// PMPD
module PMPD(
    input wire clk,
    input wire rst_n,
    input wire sclk,
    input wire mosi,
    input wire ss,
    output wire miso,            
    output wire drive
);
Size in the first run: about 1900 flip-flops, ~7 I/O pins, ~0.082 mm^2 of cells after synthesis.
Settings: LEC_CHECK=0, CAP_MARGIN=20, CORE_MARGIN=2, CORE_UTILIZATION=72, CTS_CLUSTER_DIAMETER=29, CTS_CLUSTER_SIZE=47, GPL_ROUTABILITY_DRIVEN=1, PLACE_DENSITY=0.36, SETUP_SLACK_MARGIN=1.56, SLEW_MARGIN=20; clock period 5.33 ns.
run.sh (not shown) runs the stock make flow with config.mk's settings and CLKGATE_MAP_FILE=.
The starting point completed and failed the layout checks on negative setup slack.
Next try:
--- a/flow/config.mk
+++ b/flow/config.mk
@@ -7,2 +7,3 @@
 export LEC_CHECK = 0
+export ABC_AREA = 1
 export CAP_MARGIN = 20
@@ -10,7 +11,6 @@
 export CORE_UTILIZATION = 72
-export CTS_CLUSTER_DIAMETER = 29
 export CTS_CLUSTER_SIZE = 47
 export GPL_ROUTABILITY_DRIVEN = 1
-export PLACE_DENSITY = 0.36
-export SETUP_SLACK_MARGIN = 1.56
+export PLACE_DENSITY_LB_ADDON = 0.2
+export SETUP_SLACK_MARGIN = 0.12
 export SLEW_MARGIN = 20
Outcome:
- The new run finished with negative setup slack left
- hold slack improves by 0.060 ns
- power decreases by 24%
- synthesized cell count increases by 53%
- via count increases by 29%

---

PMPD again, from the RTL that the note above started with.
// PMPD
module PMPD(
    input wire clk,
    input wire rst_n,
    input wire sclk,
    input wire mosi,
    input wire ss,
    output wire miso,            
    output wire drive
);
make LEC_CHECK=0 CAP_MARGIN=20 CORE_MARGIN=9 CORE_UTILIZATION=22 CTS_CLUSTER_SIZE=47 GPL_ROUTABILITY_DRIVEN=1 PLACE_DENSITY_LB_ADDON=0.14 SETUP_SLACK_MARGIN=0.12 SLEW_MARGIN=20 finish   # period 5.33 ns
The starting point ran to the end with violations: negative setup slack.
Then changed:
Settings changed: CORE_MARGIN 9 to 2, CORE_UTILIZATION 22 to 40, CTS_CLUSTER_SIZE 47 to default, GPL_ROUTABILITY_DRIVEN 1 to default, PLACE_DENSITY_LB_ADDON 0.14 to default, SETUP_SLACK_MARGIN 0.12 to default.
Clock period 5.33 ns to 5.44 ns, I/O delays scaled along.
What happened: The changed run finished with negative setup slack left. Flip-flop count stays the same. Final area is lower by 3.8%. Via count goes down by 1.7%. Critical path depth rises by 3.
Then changed:
Settings changed: ABC_AREA from default to 0, CORE_UTILIZATION 40 to 72, CTS_CLUSTER_SIZE from default to 31, SETUP_SLACK_MARGIN from default to 1.4.
Clock period 5.44 ns to 4.91 ns, I/O delays scaled along.
The new run reached the layout checks and failed them: negative setup slack; core utilization came out higher by 37 points; flip-flop count does not change; routed wire length came out higher by a little under a tenth; via count came out higher slightly; combinational power came out higher by about a fifth; global-route usage came out higher by 12 points; first-iteration DRC count came out higher slightly; sequential power came out higher by roughly a tenth; worst setup slack is worse by 540 ps; clock skew came out lower by 14 ps.
Then changed:
Settings changed: CTS_CLUSTER_DIAMETER from default to 43, PLACE_DENSITY from default to 0.4.
Clock period 4.91 ns to 6.07 ns, I/O delays scaled along.
Outcome:
- The new run completed and failed the layout checks on negative setup slack
- utilization came out lower by 1.8 points
- hold slack improved by 200 ps
- power went down by about a fifth
- design area drops by a few percent
- wire length falls by a few percent
- die size is unchanged
- area after synthesis does not change

---

Setup of JK:
Starting RTL as in the previous note.
## PMPD
module PMPD(
    input wire clk,
    input wire rst_n,
    input wire sclk,
    input wire mosi,
    input wire ss,
    output wire miso,            
    output wire drive
);
clock: 5.26 ns
lec_check: 0
abc_area: 0
cap_margin: 20
core_margin: 2
core_utilization: 72
cts_cluster_size: 99
place_density_lb_addon: 0.0
setup_slack_margin: 1.53
slew_margin: 20
JK: all stages done; final checks FAILED (negative setup slack).
Relative to JK, the following input files were edited for MS:
--- a/flow/config.mk
+++ b/flow/config.mk
@@ -7,3 +7,2 @@
 export LEC_CHECK = 0
-export ABC_AREA = 0
 export CAP_MARGIN = 20
@@ -11,5 +10,5 @@
 export CORE_UTILIZATION = 72
-export CTS_CLUSTER_SIZE = 99
+export CTS_CLUSTER_SIZE = 32
 export PLACE_DENSITY_LB_ADDON = 0.0
-export SETUP_SLACK_MARGIN = 1.53
+export SETUP_SLACK_MARGIN = 1.29
 export SLEW_MARGIN = 20
==> flow/constraint.sdc <==
create_clock -name core_clock -period 4.45 [get_ports {clk}]
set_input_delay 0.8900 -clock core_clock [delete_from_list [all_inputs] [get_ports {clk}]]
set_output_delay 0.8900 -clock core_clock [all_outputs]
set_load 0.01 [all_outputs]
--- outcome ---
Going from JK to MS, worst path buffer plus inverter count increased by 2 relative to the old numbers; multi-input logic area moved up; aggregate routed wire length picked up an extra 3.0%; design area climbed about 1.3%; detailed-routed wire length on met2 now sits higher. Relative to JK, global-route track usage on met3 has gone up in MS. On areal power density over the cells, the lower figure sits with JK, not MS. MS had finished all stages when the layout checks came back failing, citing negative setup slack. MS vs JK: power up by more than 10%. Of JK and MS, the run reporting the higher setup slack of the most critical reg-to-reg path was JK.

---

== try-garnet ==
PMPD again, from the RTL that the note above started with.
clock: 6.87 ns
lec_check: 0
abc_area: 1
cap_margin: 20
core_margin: 2
core_utilization: 60
cts_cluster_size: 98
slew_margin: 20
The inputs of try-lagoon differ from those of try-garnet as listed below.
Settings: a deleted ABC_AREA that had been 1; a deleted CTS_CLUSTER_SIZE that had been 98; a change of CORE_UTILIZATION from 60 to 40; a change of the clock period (ns, I/O delays scaled along) from 6.87 to 8.01.
Notes after the runs:
- Compared with try-garnet, in try-lagoon via count of the first global-routing pass saw a decrease, share of the clock period used by the worst path fell 5.2 points.
- try-garnet vs try-lagoon, source of the critical timing path: spi.rx_data[1] vs check_respiration.fir_long[15][1]
### try-lagoon -> try-sierra
Settings: SLEW_MARGIN: 20 -> 35; TNS_END_PERCENT: unset -> 25; CORE_ASPECT_RATIO: unset -> 0.8; the clock period (ns, I/O delays scaled along): 8.01 -> 10.0.
[summary]
Per the comparison of try-sierra with try-lagoon, global-route usage higher; final area barely changed; average detailed-routed wire length per instance went up by about 2.6%; proportion of cell area occupied by multi-input gates shows no meaningful change. Routed wire length in try-sierra vs try-lagoon: up 3200 um. try-sierra vs. try-lagoon: transition time at the pin with the least slew margin went down by 0.26 ns. First element of the critical path = spi.rx_data[1]: try-sierra; first element of the critical path = check_respiration.fir_long[15][1]: try-lagoon. Diff try-lagoon -> try-sierra | number of cells traversed by the worst register-to-register path | up by a few percent.
Edits applied to the flow inputs when going from try-sierra to try-tundra:
Settings: swapping 35 for 20 in SLEW_MARGIN; clearing CORE_ASPECT_RATIO, which used to be 0.8; putting CTS_CLUSTER_SIZE at 25 where nothing was set; swapping 40 for 67 in CORE_UTILIZATION; clearing TNS_END_PERCENT, which used to be 25; swapping 10.0 for 4.45 in the clock period (ns, I/O delays scaled along).
[summary]
Complete run, failing final checks: try-tundra, reason setup timing. Compared with try-sierra, in try-tundra total global-route track usage increased by 9.8 points relative to the old numbers; part of the power in registers increased by 1.4 points relative to the old numbers; final routed wirelength across all metal layers increased by 7100 um relative to the old numbers. The routed wire length on met2 number comes out higher for try-tundra vs try-sierra. Summary of try-tundra over try-sierra: placeable core region down about 40%; footprint of the multi-input gates rose by about 4%. Internal cell power delta (try-tundra − try-sierra): unfavourable. The global-route wire length before repair in try-tundra is 1.06 times that in try-sierra. On core utilization: between try-sierra and try-tundra, it ends up lower for try-sierra. Comparing try-sierra and try-tundra, the higher post-layout period usage of the worst path is on try-tundra.
[inputs] try-pepper vs try-tundra
Settings: a change of CORE_UTILIZATION from 67 to 40; a deleted CTS_CLUSTER_SIZE that had been 25; a change of the clock period (ns, I/O delays scaled along) from 4.45 to 10.0.
==> results <==
try-pepper did not stop at any stage, and its layout met the timing, DRC and antenna checks. The die extent in x in try-pepper sits about 30% above the value recorded for try-tundra. Diff try-tundra -> try-pepper: clock period minus worst slack rose by 1.49 ns, wire length fell by about 8%. Delta (try-pepper minus try-tundra): clock network latency to the later pin of the worst-skew pair stayed essentially flat, number of clock buffers in the layout picked up an extra about 6%, final worst-path setup slack grew by 4.06 ns.
Power is estimated from default activity; no workload was simulated.
